Design unsigned_nonrestoring, start of the top module:
module unsigned_nonrestoring #(
    parameter int WIDTH = 32
) (
    input logic go,
    input logic[WIDTH-1:0] divisor,
    input logic[WIDTH-1:0] dividend,
    input logic clk, rst,
    output logic done,
    output logic[WIDTH-1:0] quotient,
    output logic[WIDTH-1:0] remainder,
    output logic divide_by_zero
);
Settings: LEC_CHECK=0, ABC_AREA=0, CAP_MARGIN=20, CORE_MARGIN=2, CORE_UTILIZATION=72, CTS_CLUSTER_SIZE=70, HOLD_SLACK_MARGIN=0.29, PLACE_DENSITY=0.79, SETUP_SLACK_MARGIN=1.26, SLEW_MARGIN=20; clock period 4.63 ns.
run.sh (not shown) runs the stock make flow with config.mk's settings and CLKGATE_MAP_FILE=.
The baseline died in clock tree synthesis (4_1_cts).
Edit:
- ABC_AREA: 0 -> 1
- CTS_CLUSTER_SIZE: 70 -> default
- HOLD_SLACK_MARGIN: 0.29 -> default
- PLACE_DENSITY: 0.79 -> default
- PLACE_DENSITY_LB_ADDON: default -> 0.25
- SETUP_SLACK_MARGIN: 1.26 -> 1.15
- clock period: 4.63 -> 4.61 ns (I/O delays scaled with it)
Outcome: With this change the flow did not get past global routing (5_1_grt); synthesized area went up by 8.8%; die area went up by 8.6%; synthesized cell count went up by 52%.
Edit:
- ABC_AREA: 1 -> default
- CORE_UTILIZATION: 72 -> 40
- PLACE_DENSITY_LB_ADDON: 0.25 -> default
- SETUP_SLACK_MARGIN: 1.15 -> default
- clock period: 4.61 -> 5.67 ns (I/O delays scaled with it)
With this change the flow ran to the end with no violations.
Area after synthesis is lower by a little under a tenth.
Synthesized cell count falls by a quarter to a third.
Die area is higher by well over a third.
Edit:
- CORE_UTILIZATION: 40 -> 68
- CTS_CLUSTER_SIZE: default -> 36
- clock period: 5.67 -> 5.12 ns (I/O delays scaled with it)
This time the run finished with setup timing left. Core utilization is higher by 40 points. Wire length rises by 24%. Die area came out lower by 40%. Worst setup slack is worse by 0.51 ns. Via count rises by about 18%. Critical path depth goes down by 2. Sequential share of layout area falls by 1.8 points. Cell area climbs by 5.6%.
Edit:
- CORE_UTILIZATION: 68 -> 38
- CTS_CLUSTER_SIZE: 36 -> default
- clock period: 5.12 -> 6.33 ns (I/O delays scaled with it)
=> Now the flow ran to the end with no violations; critical path depth stays the same; cell area goes down by about 6%; worst hold slack gets worse by 0.016 ns; worst setup slack improved by 0.75 ns; wire length is lower by 19%; sequential cell count stays the same; first-iteration DRC count drops by 65%; register-to-register slack gains 0.75 ns; non-clock buffer count shrinks by 111.
Edit:
- ABC_AREA: default -> 1
- CORE_UTILIZATION: 38 -> 72
- CTS_CLUSTER_SIZE: default -> 70
- PLACE_DENSITY: default -> 0.79
- clock period: 6.33 -> 4.63 ns (I/O delays scaled with it)
Result:
- routed wire length grows by 34%
- critical path depth stays the same
- synthesized area grows by 8.8%
- clock skew stays flat

* * *

Setup of v47:
unsigned_nonrestoring again, from the RTL that the note above started with.
// unsigned_nonrestoring
module unsigned_nonrestoring #(
    parameter int WIDTH = 32
) (
    input logic go,
    input logic[WIDTH-1:0] divisor,
    input logic[WIDTH-1:0] dividend,
    input logic clk, rst,
    output logic done,
    output logic[WIDTH-1:0] quotient,
    output logic[WIDTH-1:0] remainder,
    output logic divide_by_zero
);
==> flow/config.mk <==
export PLATFORM = sky130hd
export DESIGN_NAME = unsigned_nonrestoring
export DESIGN_NICKNAME = unsigned_nonrestoring
export VERILOG_FILES = /design/flow/design.v
export SDC_FILE = /design/flow/constraint.sdc
export NUM_CORES = 4
export LEC_CHECK = 0
export ABC_AREA = 1
export CAP_MARGIN = 20
export CORE_MARGIN = 2
export CORE_UTILIZATION = 72
export CTS_CLUSTER_SIZE = 70
export HOLD_SLACK_MARGIN = 0.29
export PLACE_DENSITY = 0.79
export SLEW_MARGIN = 20
export TNS_END_PERCENT = 5
==> flow/constraint.sdc <==
create_clock -name core_clock -period 3.62 [get_ports {clk}]
set_input_delay 0.7240 -clock core_clock [delete_from_list [all_inputs] [get_ports {clk}]]
set_output_delay 0.7240 -clock core_clock [all_outputs]
set_load 0.01 [all_outputs]
In the summary table, v47 is marked failed, with error GRT-0232 raised in 5_1_grt.
Edits applied to the flow inputs when going from v47 to v30:
# v47
export LEC_CHECK = 0
export ABC_AREA = 1
export CAP_MARGIN = 20
export CORE_MARGIN = 2
export CORE_UTILIZATION = 72
export CTS_CLUSTER_SIZE = 70
export HOLD_SLACK_MARGIN = 0.29
export PLACE_DENSITY = 0.79
export SLEW_MARGIN = 20
export TNS_END_PERCENT = 5
create_clock -name core_clock -period 3.62 [get_ports {clk}]
# v30
export LEC_CHECK = 0
export CAP_MARGIN = 20
export CORE_MARGIN = 2
export CORE_UTILIZATION = 70
export CTS_CLUSTER_SIZE = 40
export HOLD_SLACK_MARGIN = -0.09
export SLEW_MARGIN = 20
create_clock -name core_clock -period 3.3 [get_ports {clk}]
Results
Post-synthesis chip area from yosys in v30 is 8.1% lower than in v47. Going from v47 to v30, total placed cells including tap cells shrank by more than 10%. Compared to v47, v30 was floorplanned on a smaller die. v47 terminated abnormally: 5_1_grt reported GRT-0232. v30: aborted in 4_1_cts (tool error). Simple-gate area share of the yosys netlist (lower): v30. v30 vs v47: floorplan row count down.
Relative to v30, the following input files were edited for v31:
# v30
export LEC_CHECK = 0
export CAP_MARGIN = 20
export CORE_MARGIN = 2
export CORE_UTILIZATION = 70
export CTS_CLUSTER_SIZE = 40
export HOLD_SLACK_MARGIN = -0.09
export SLEW_MARGIN = 20
create_clock -name core_clock -period 3.3 [get_ports {clk}]
# v31
export LEC_CHECK = 0
export ABC_AREA = 1
export CAP_MARGIN = 20
export CORE_MARGIN = 2
export CORE_UTILIZATION = 68
export CTS_CLUSTER_DIAMETER = 379
export CTS_CLUSTER_SIZE = 36
export PLACE_DENSITY = 0.78
export SLEW_MARGIN = 20
create_clock -name core_clock -period 3.15 [get_ports {clk}]
Notes after the runs:
- v31 did not make it past 5_1_grt, where a tool error ended it.
- Synthesis-stage register bit count across v30 and v31: no real change.
- The share of synthesized cell area in full adder, half adder and majority cells of v31 is lower than that of v30.
- Against v30, die outline area in v31 came out worse.
- Diff v30 -> v31: width of the die higher, post-detailed-placement cell area now sits higher, worst slack at placement +1.54 ns, Yosys chip area went up, post-placement cell count now sits higher.
- Synthesized area: v31 worse than v30
- Min XOR/XNOR share of the synthesized area across v30 and v31: v31
- Side by side, final weighted congestion of routability-driven global placement turned out higher in v31 than in v30.
> inputs changed (v31 -> v37)
# v31
export LEC_CHECK = 0
export ABC_AREA = 1
export CAP_MARGIN = 20
export CORE_MARGIN = 2
export CORE_UTILIZATION = 68
export CTS_CLUSTER_DIAMETER = 379
export CTS_CLUSTER_SIZE = 36
export PLACE_DENSITY = 0.78
export SLEW_MARGIN = 20
create_clock -name core_clock -period 3.15 [get_ports {clk}]
# v37
export LEC_CHECK = 0
export CAP_MARGIN = 20
export CORE_MARGIN = 2
export CORE_UTILIZATION = 52
export SLEW_MARGIN = 20
create_clock -name core_clock -period 6.33 [get_ports {clk}]
No stage failed in v37, and the final checks on the layout all came back clean.
Worst slack at placement on v37 is ahead of v31.
Diff v31 -> v37 | synthesized area | down by a little under 10%
[v37] width of the die rose about 9% relative to v31
v37 vs v31: cell count after synthesis down
The floorplan utilization reported for v37 is smaller than that of v31 by 17 points.
Going from v31 to v37, standard-cell row count now larger, post-CTS resize count saw a decrease.
[inputs] v14 vs v37
# v37
export LEC_CHECK = 0
export CAP_MARGIN = 20
export CORE_MARGIN = 2
export CORE_UTILIZATION = 52
export SLEW_MARGIN = 20
create_clock -name core_clock -period 6.33 [get_ports {clk}]
# v14
export LEC_CHECK = 0
export CAP_MARGIN = 20
export CORE_MARGIN = 2
export CORE_UTILIZATION = 40
export SLEW_MARGIN = 20
create_clock -name core_clock -period 6.0 [get_ports {clk}]
==> comparison <==
v14 went all the way through synthesis, placement and routing and the layout is clean on timing, DRC and antenna. Going from v37 to v14, number of non-clock buffers +12; setup slack shows a reduction of 0.11 ns; global-route wire length before repair rose by about 4.7%; combined global-route utilization of all metal layers shrank by 5.5 points; DRC marker count from the first detailed-route iteration has decreased. Final standard cell count with taps included and fillers excluded for v14: 5.1% up relative to v37. Highest net fanout along the worst path: v14 vs v37 down 4. Taking v37 as the reference, in v14 via count about even.
